==> flow/design.v (excerpt) <==
module mac_array_4x4 (
    input wire clk,
    input wire rst_n,
    input wire en,
    input wire load_acc,
    input wire [15:0] a_in_0,
    input wire [15:0] a_in_1,
    input wire [15:0] a_in_2,
    input wire [15:0] a_in_3,
    input wire [15:0] b_in_0,
    input wire [15:0] b_in_1,
    input wire [15:0] b_in_2,
    input wire [15:0] b_in_3,
    input wire [511:0] partial_sum_init,
    output wire [31:0] result_0_0, result_0_1, result_0_2, result_0_3,
    output wire [31:0] result_1_0, result_1_1, result_1_2, result_1_3,
    output wire [31:0] result_2_0, result_2_1, result_2_2, result_2_3,
    output wire [31:0] result_3_0, result_3_1, result_3_2, result_3_3
);
Size: roughly 18000 cells after synthesis, ~900 flip-flops, about 180000 sq um of cells after synthesis.
clock: 8.1 ns
lec_check: 0
cap_margin: 0
core_margin: 2
core_utilization: 72
cts_cluster_diameter: 71
cts_cluster_size: 11
hold_slack_margin: 0.3
place_density: 0.41
slew_margin: 20
tns_end_percent: 5
run.sh (not shown) runs the stock make flow with config.mk's settings and CLKGATE_MAP_FILE=.
The baseline ran to the end with violations: negative setup slack.
Then changed:
- CAP_MARGIN: 0 -> 20
- CORE_UTILIZATION: 72 -> 68
- CTS_CLUSTER_DIAMETER: 71 -> default
- CTS_CLUSTER_SIZE: 11 -> default
- HOLD_SLACK_MARGIN: 0.3 -> -0.08
- PLACE_DENSITY: 0.41 -> default
- TNS_END_PERCENT: 5 -> default
- clock period: 8.1 -> 14.1 ns (I/O delays scaled with it)
Outcome: The new run finished but failed the layout checks on negative setup slack; area after synthesis is unchanged; sequential share of layout area increases by 0.10 points; die area rises by 5.8%; wire length drops by 2.1%; synthesized cell count stays the same; setup slack improved by 5200 ps.
Then changed:
- CORE_UTILIZATION: 68 -> 58
- HOLD_SLACK_MARGIN: -0.08 -> default
- MAX_ROUTING_LAYER: default -> met4
- SETUP_SLACK_MARGIN: default -> 3.89
- clock period: 14.1 -> 14.5 ns (I/O delays scaled with it)
=>
- The changed run finished but fails on negative setup slack
- clock skew rose by 24 ps
- worst setup slack improves by 450 ps
- final area rose by 0.65%
- via count fell by 2.2%
- core utilization drops by 11 points
- die size is higher by 17%
- routed wire length came out higher by 2.5%
Then changed:
- CORE_UTILIZATION: 58 -> 72
- GPL_ROUTABILITY_DRIVEN: default -> 1
- GPL_TIMING_DRIVEN: default -> 1
- HOLD_SLACK_MARGIN: default -> 0.17
- MAX_ROUTING_LAYER: met4 -> default
- PLACE_DENSITY_LB_ADDON: default -> 0.22
- SETUP_SLACK_MARGIN: 3.89 -> -0.49
- TNS_END_PERCENT: default -> 75
Result: The new run produced a layout that fails on negative setup slack; area after synthesis does not change; clock skew shrinks by 6.0 ps; global-route usage grows by 6.7 points; die size shrinks by about a fifth; wire length shrinks slightly; core utilization grows by 14 points; count of clock-buffer cells in the layout shrinks by 10.
Then changed:
- CORE_UTILIZATION: 72 -> 58
- GPL_ROUTABILITY_DRIVEN: 1 -> default
- GPL_TIMING_DRIVEN: 1 -> default
- HOLD_SLACK_MARGIN: 0.17 -> -0.1
- PLACE_DENSITY_LB_ADDON: 0.22 -> default
- SETUP_SLACK_MARGIN: -0.49 -> -1.35
- TNS_END_PERCENT: 75 -> 5
The changed run produced a layout that fails on negative setup slack. Critical path depth climbs by 1. Final cell count climbs by a few percent. Count of clock-buffer cells in the layout climbs by 5.
Then changed:
- CORE_UTILIZATION: 58 -> 72
- HOLD_SLACK_MARGIN: -0.1 -> default
- SETUP_SLACK_MARGIN: -1.35 -> default
- TNS_END_PERCENT: 5 -> default
- clock period: 14.5 -> 14.1 ns (I/O delays scaled with it)
=> The new run ran to the end with violations: negative setup slack; cell count drops by about 3.2%; hold slack gets worse by 52 ps; die size drops by 19%.

========
Starting RTL as in the previous note.
Settings: LEC_CHECK=0, CAP_MARGIN=15, CORE_MARGIN=2, CORE_UTILIZATION=72, CTS_CLUSTER_SIZE=91, GPL_ROUTABILITY_DRIVEN=1, GPL_TIMING_DRIVEN=1, HOLD_SLACK_MARGIN=0.17, PLACE_DENSITY=0.66, SETUP_SLACK_MARGIN=2.52, SLEW_MARGIN=20; clock period 9.76 ns.
The first run completed and failed the layout checks on setup timing.
Then changed:
- CAP_MARGIN: 15 -> 20
- CORE_UTILIZATION: 72 -> 40
- CTS_CLUSTER_SIZE: 91 -> unset
- GPL_ROUTABILITY_DRIVEN: 1 -> unset
- GPL_TIMING_DRIVEN: 1 -> unset
- HOLD_SLACK_MARGIN: 0.17 -> unset
- PLACE_DENSITY: 0.66 -> unset
- SETUP_SLACK_MARGIN: 2.52 -> unset
- clock period: 9.76 -> 18.0 ns (I/O delays scaled with it)
Now the flow completed without violations.
Synthesized area does not change.
Utilization goes down by 39 points.
Then changed:
- CELL_PAD_IN_SITES_DETAIL_PLACEMENT: unset -> 1
- CORE_MARGIN: 2 -> 9
- GPL_ROUTABILITY_DRIVEN: unset -> 0
- PLACE_DENSITY_LB_ADDON: unset -> 0.24
- SETUP_SLACK_MARGIN: unset -> 4.34
What happened:
- utilization grows by 1.4 points
- first-iteration DRC count went down by roughly a tenth
- final area is higher by a few percent
- worst setup slack improved by 1.4 ns
- count of clock-buffer cells in the layout climbs by 19
Then changed:
- CTS_CLUSTER_SIZE: unset -> 13
- SLEW_MARGIN: 20 -> 0
- clock period: 18.0 -> 28.3 ns (I/O delays scaled with it)
The new run passed the timing, DRC and antenna checks.
Worst setup slack gains 6.2 ns.
Die size does not change.
Then changed:
- CELL_PAD_IN_SITES_DETAIL_PLACEMENT: 1 -> unset
- CORE_MARGIN: 9 -> 2
- CORE_UTILIZATION: 40 -> 11
- CTS_CLUSTER_SIZE: 13 -> unset
- GPL_ROUTABILITY_DRIVEN: 0 -> unset
- PLACE_DENSITY_LB_ADDON: 0.24 -> unset
- SETUP_SLACK_MARGIN: 4.34 -> unset
- SLEW_MARGIN: 0 -> 20
- clock period: 28.3 -> 22.4 ns (I/O delays scaled with it)
Effect: The new run passed the timing, DRC and antenna checks. Register-to-register slack degrades by 6.4 ns. Critical path depth goes up by 2.

========
## run 1
Starting RTL as in the previous note.
Settings: LEC_CHECK=0, CAP_MARGIN=20, CELL_PAD_IN_SITES_DETAIL_PLACEMENT=1, CELL_PAD_IN_SITES_GLOBAL_PLACEMENT=2, CORE_MARGIN=4, CORE_UTILIZATION=40, CTS_CLUSTER_DIAMETER=226, CTS_CLUSTER_SIZE=13, GPL_ROUTABILITY_DRIVEN=1, PLACE_DENSITY_LB_ADDON=0.24, SLEW_MARGIN=0, TNS_END_PERCENT=50; clock period 28.3 ns.
The following lists how run 2 was set up differently from run 1:
==> flow/config.mk <==
export PLATFORM = sky130hd
export DESIGN_NAME = mac_array_4x4
export DESIGN_NICKNAME = mac_array_4x4
export VERILOG_FILES = /design/flow/design.v
export SDC_FILE = /design/flow/constraint.sdc
export NUM_CORES = 4
export LEC_CHECK = 0
export CAP_MARGIN = 20
export CORE_MARGIN = 2
export CORE_UTILIZATION = 68
export CTS_CLUSTER_SIZE = 47
export SLEW_MARGIN = 20
==> flow/constraint.sdc <==
create_clock -name core_clock -period 15.0 [get_ports {clk}]
set_input_delay 3.0000 -clock core_clock [delete_from_list [all_inputs] [get_ports {clk}]]
set_output_delay 3.0000 -clock core_clock [all_outputs]
set_load 0.01 [all_outputs]
[summary]
Run 2 finished all stages; layout check result: FAIL, due to setup timing. Of the two values seen for standard cell with the maximum stage delay on the critical path, clkdlybuf4s50_1 was produced by run 1 and fa_1 by run 2. Diff run 1 -> run 2 | filler cell count | down by more than half. As far as max-slew violation count is concerned, run 2 and run 1 perform about the same. Higher global-route usage among run 2 and run 1: run 2.
#### Input delta (run 3 over run 2)
diff --git a/flow/config.mk b/flow/config.mk
--- a/flow/config.mk
+++ b/flow/config.mk
@@ -8 +8 @@
-export CAP_MARGIN = 20
+export CAP_MARGIN = 15
@@ -10 +10 @@
-export CORE_UTILIZATION = 68
+export CORE_UTILIZATION = 72
@@ -11,0 +12,2 @@
+export HOLD_SLACK_MARGIN = -0.08
+export SETUP_SLACK_MARGIN = 2.5
==> flow/constraint.sdc <==
create_clock -name core_clock -period 9.63 [get_ports {clk}]
set_input_delay 1.9260 -clock core_clock [delete_from_list [all_inputs] [get_ports {clk}]]
set_output_delay 1.9260 -clock core_clock [all_outputs]
set_load 0.01 [all_outputs]
Findings:
The flow completed for run 3, but it is not clean: the layout still shows setup timing. Relative to run 2, the routed wire length measured on run 3 has increased by a few percent. [compare] base=run 2 new=run 3: number of nets in the final layout moved up; cell count moved up; die boundary width moved down. Run 3 vs. run 2: number of cell instances on the worst register-to-register path now sits lower; worst-case clock skew went up; met2 track demand over resource in global routing up 5.7 points.
Inputs modified between run 3 and run 4:
diff --git a/flow/config.mk b/flow/config.mk
--- a/flow/config.mk
+++ b/flow/config.mk
@@ -11 +10,0 @@
-export CTS_CLUSTER_SIZE = 47
@@ -13 +12 @@
-export SETUP_SLACK_MARGIN = 2.5
+export SETUP_SLACK_MARGIN = 0.84
==> flow/constraint.sdc <==
create_clock -name core_clock -period 14.1 [get_ports {clk}]
set_input_delay 2.8200 -clock core_clock [delete_from_list [all_inputs] [get_ports {clk}]]
set_output_delay 2.8200 -clock core_clock [all_outputs]
set_load 0.01 [all_outputs]
--- outcome ---
- Compared with run 3, layout clock buffer count in run 4 decreased by a few percent.
- Final checks on run 4, whose flow otherwise completed, came back failing, citing setup timing.
- Delta (run 4 minus run 3): setup slack +3.74 ns, final cell utilization of the core -1.5 points, number of global-route vias before repair -1.9%.
- Changes observed in run 4 relative to run 3: aggregate routed wire length fell about 2.5%, wire length of the first global-routing pass went down 2.3%.

========
## wip/tundra
Starting RTL as in the previous note.
## mac_array_4x4
module mac_array_4x4 (
    input wire clk,
    input wire rst_n,
    input wire en,
    input wire load_acc,
    input wire [15:0] a_in_0,
    input wire [15:0] a_in_1,
    input wire [15:0] a_in_2,
    input wire [15:0] a_in_3,
    input wire [15:0] b_in_0,
    input wire [15:0] b_in_1,
    input wire [15:0] b_in_2,
    input wire [15:0] b_in_3,
    input wire [511:0] partial_sum_init,
    output wire [31:0] result_0_0, result_0_1, result_0_2, result_0_3,
    output wire [31:0] result_1_0, result_1_1, result_1_2, result_1_3,
    output wire [31:0] result_2_0, result_2_1, result_2_2, result_2_3,
    output wire [31:0] result_3_0, result_3_1, result_3_2, result_3_3
);
Settings: LEC_CHECK=0, CAP_MARGIN=15, CORE_MARGIN=2, CORE_UTILIZATION=72, CTS_CLUSTER_DIAMETER=33, CTS_CLUSTER_SIZE=58, HOLD_SLACK_MARGIN=-0.05, PLACE_DENSITY_LB_ADDON=0.01, SETUP_SLACK_MARGIN=2.85, SLEW_MARGIN=20, TNS_END_PERCENT=40; clock period 9.7 ns.
Ran to the end and failed final checks on setup timing: wip/tundra.
## Diff of input files: wip/maple against wip/tundra
==> flow/config.mk <==
export PLATFORM = sky130hd
export DESIGN_NAME = mac_array_4x4
export DESIGN_NICKNAME = mac_array_4x4
export VERILOG_FILES = /design/flow/design.v
export SDC_FILE = /design/flow/constraint.sdc
export NUM_CORES = 4
export LEC_CHECK = 0
export CAP_MARGIN = 20
export CORE_MARGIN = 2
export CORE_UTILIZATION = 68
export CTS_CLUSTER_SIZE = 97
export SLEW_MARGIN = 20
==> flow/constraint.sdc <==
create_clock -name core_clock -period 12.1 [get_ports {clk}]
set_input_delay 2.4200 -clock core_clock [delete_from_list [all_inputs] [get_ports {clk}]]
set_output_delay 2.4200 -clock core_clock [all_outputs]
set_load 0.01 [all_outputs]
Notes after the runs:
wip/maple -> stages 100% | layout checks FAIL | setup timing
Compared wip/maple vs wip/tundra, and register share of the cell area is up in wip/maple.
Relative to wip/tundra, wip/maple degrades die area.
wip/maple vs wip/tundra: final instance count without filler cells down in wip/maple
wip/tundra and wip/maple ended up with roughly the same total stage count of the critical path.
In wip/maple, the overall track demand over capacity in global routing came out 3.8 points below the value in wip/tundra.
The following lists how wip/delta was set up differently from wip/maple:
diff --git a/flow/config.mk b/flow/config.mk
--- a/flow/config.mk
+++ b/flow/config.mk
@@ -9,4 +9,3 @@
 export CORE_MARGIN = 2
-export CORE_UTILIZATION = 68
-export CTS_CLUSTER_SIZE = 97
+export CORE_UTILIZATION = 40
 export SLEW_MARGIN = 20
==> flow/constraint.sdc <==
create_clock -name core_clock -period 17.3 [get_ports {clk}]
set_input_delay 3.4600 -clock core_clock [delete_from_list [all_inputs] [get_ports {clk}]]
set_output_delay 3.4600 -clock core_clock [all_outputs]
set_load 0.01 [all_outputs]
==> comparison <==
Per the final summary, wip/delta finished and its layout is clean on timing, DRC and antenna. When the final numbers for wip/maple and wip/delta were put side by side, the area added between synthesis and finish turned out to be smaller in wip/delta. wip/delta vs wip/maple — depth of the worst hold-timing path dropped 1. Note that the total number of tap cells recorded for wip/maple amounts to 0.59 times the value seen in wip/delta. Critical path data arrival time: wip/delta > wip/maple.
Modified inputs, wip/zinc compared to wip/delta
diff --git a/flow/config.mk b/flow/config.mk
--- a/flow/config.mk
+++ b/flow/config.mk
@@ -9,3 +9,5 @@
 export CORE_MARGIN = 2
-export CORE_UTILIZATION = 40
+export CORE_UTILIZATION = 58
+export HOLD_SLACK_MARGIN = -0.1
+export SETUP_SLACK_MARGIN = -1.35
 export SLEW_MARGIN = 20
==> flow/constraint.sdc <==
create_clock -name core_clock -period 13.6 [get_ports {clk}]
set_input_delay 2.7200 -clock core_clock [delete_from_list [all_inputs] [get_ports {clk}]]
set_output_delay 2.7200 -clock core_clock [all_outputs]
set_load 0.01 [all_outputs]
From the logs: wip/zinc reached the end of the flow and failed the layout checks with setup timing.
Compared with wip/delta, in wip/zinc final antenna diode count decreased 23, final total negative setup slack went down by 36.77 ns, final non-filler cell total has decreased.

========
wip/umber:
Starting RTL as in the previous note.
Settings: LEC_CHECK=0, ABC_AREA=1, CAP_MARGIN=25, CELL_PAD_IN_SITES_DETAIL_PLACEMENT=2, CELL_PAD_IN_SITES_GLOBAL_PLACEMENT=1, CORE_MARGIN=5, CORE_UTILIZATION=72, CTS_CLUSTER_DIAMETER=35, GPL_ROUTABILITY_DRIVEN=0, GPL_TIMING_DRIVEN=1, MAX_ROUTING_LAYER=met4, MIN_ROUTING_LAYER=met2, PLACE_DENSITY_LB_ADDON=0.24, SLEW_MARGIN=20, TNS_END_PERCENT=40; clock period 25.0 ns.
Status(wip/umber) = ERROR, stage = global placement (3_3_place_gp)
--- input diff wip/umber..wip/pepper ---
Settings: GPL_ROUTABILITY_DRIVEN: 0 -> 1; CORE_UTILIZATION: 72 -> 17; TNS_END_PERCENT: 40 -> unset; CAP_MARGIN: 25 -> 20; CELL_PAD_IN_SITES_DETAIL_PLACEMENT: 2 -> unset; SETUP_SLACK_MARGIN: unset -> 0.43; PLACE_DENSITY_LB_ADDON: 0.24 -> unset; MAX_ROUTING_LAYER: met4 -> unset; MIN_ROUTING_LAYER: met2 -> unset; the clock period (ns, I/O delays scaled along): 25.0 -> 17.7.
[summary]
- wip/umber failed in global placement (3_3_place_gp) with FLW-0024.
- wip/pepper completed end to end with timing, DRC and antenna clean.
- Height of the chip (higher): wip/pepper
- Post-synthesis share of cell area spent on and-or and or-and gates came out exactly the same in wip/pepper and wip/umber.
- wip/pepper against wip/umber: yosys-reported design area after synthesis level; share of the core filled by cells before placement moved down; placement row count moved up.
- Measured against each other, wip/pepper and wip/umber differ in chip area, the lower figure coming from wip/umber.
- Compared with wip/umber, in wip/pepper x dimension of the die rose by 100%, synthesized cell count stayed essentially flat, number of cells in Yosys stat stayed essentially flat.
Modified inputs, wip/violet compared to wip/pepper
Settings: GPL_ROUTABILITY_DRIVEN now 0, was 1; PLACE_DENSITY_LB_ADDON now 0.24, previously not set; CORE_UTILIZATION now 72, was 17; TNS_END_PERCENT now 40, previously not set; MAX_ROUTING_LAYER now met4, previously not set; SETUP_SLACK_MARGIN now 4.27, was 0.43; CELL_PAD_IN_SITES_DETAIL_PLACEMENT now 2, previously not set; MIN_ROUTING_LAYER now met2, previously not set; the clock period (ns, I/O delays scaled along) now 25.0, was 17.7.
Results
- Across wip/violet and wip/pepper, a clean result was obtained everywhere but in wip/violet.
- wip/violet did not make it past global placement (3_3_place_gp), where a tool error ended it.
- Diff wip/pepper -> wip/violet: synthesized cell count comparable, yosys stat cell total comparable, core footprint now smaller, post-synth design cell area comparable, proportion of synthesized flip-flops having asynchronous set or reset comparable.
- wip/violet: die outline height is 51% lower than what wip/pepper reported.
- Compared with wip/pepper, die area in wip/violet decreased by more than half.
The inputs of wip/nickel differ from those of wip/violet as listed below.
Settings: clearing GPL_TIMING_DRIVEN, which used to be 1; clearing GPL_ROUTABILITY_DRIVEN, which used to be 0; clearing ABC_AREA, which used to be 1; clearing CELL_PAD_IN_SITES_DETAIL_PLACEMENT, which used to be 2; swapping 5 for 2 in CORE_MARGIN; swapping 4.27 for -1.98 in SETUP_SLACK_MARGIN; clearing TNS_END_PERCENT, which used to be 40; swapping 0.24 for 0.03 in PLACE_DENSITY_LB_ADDON; swapping 72 for 40 in CORE_UTILIZATION; clearing CELL_PAD_IN_SITES_GLOBAL_PLACEMENT, which used to be 1; clearing CTS_CLUSTER_DIAMETER, which used to be 35; swapping 25.0 for 27.0 in the clock period (ns, I/O delays scaled along).
==> results <==
In the summary table, wip/violet is marked failed, with error FLW-0024 raised in global placement (3_3_place_gp).
The flow did not stop early for wip/nickel: all stages ran, and the layout cleared the timing, DRC and antenna checks.
Per the comparison of wip/nickel with wip/violet, area after synthesis -2.4%; synthesized cell count -about 18%; initial core utilization -32 points; number of nets at floorplan -14%.
The final reports for wip/nickel and wip/violet show yosys-reported design area after synthesis lower in the former.
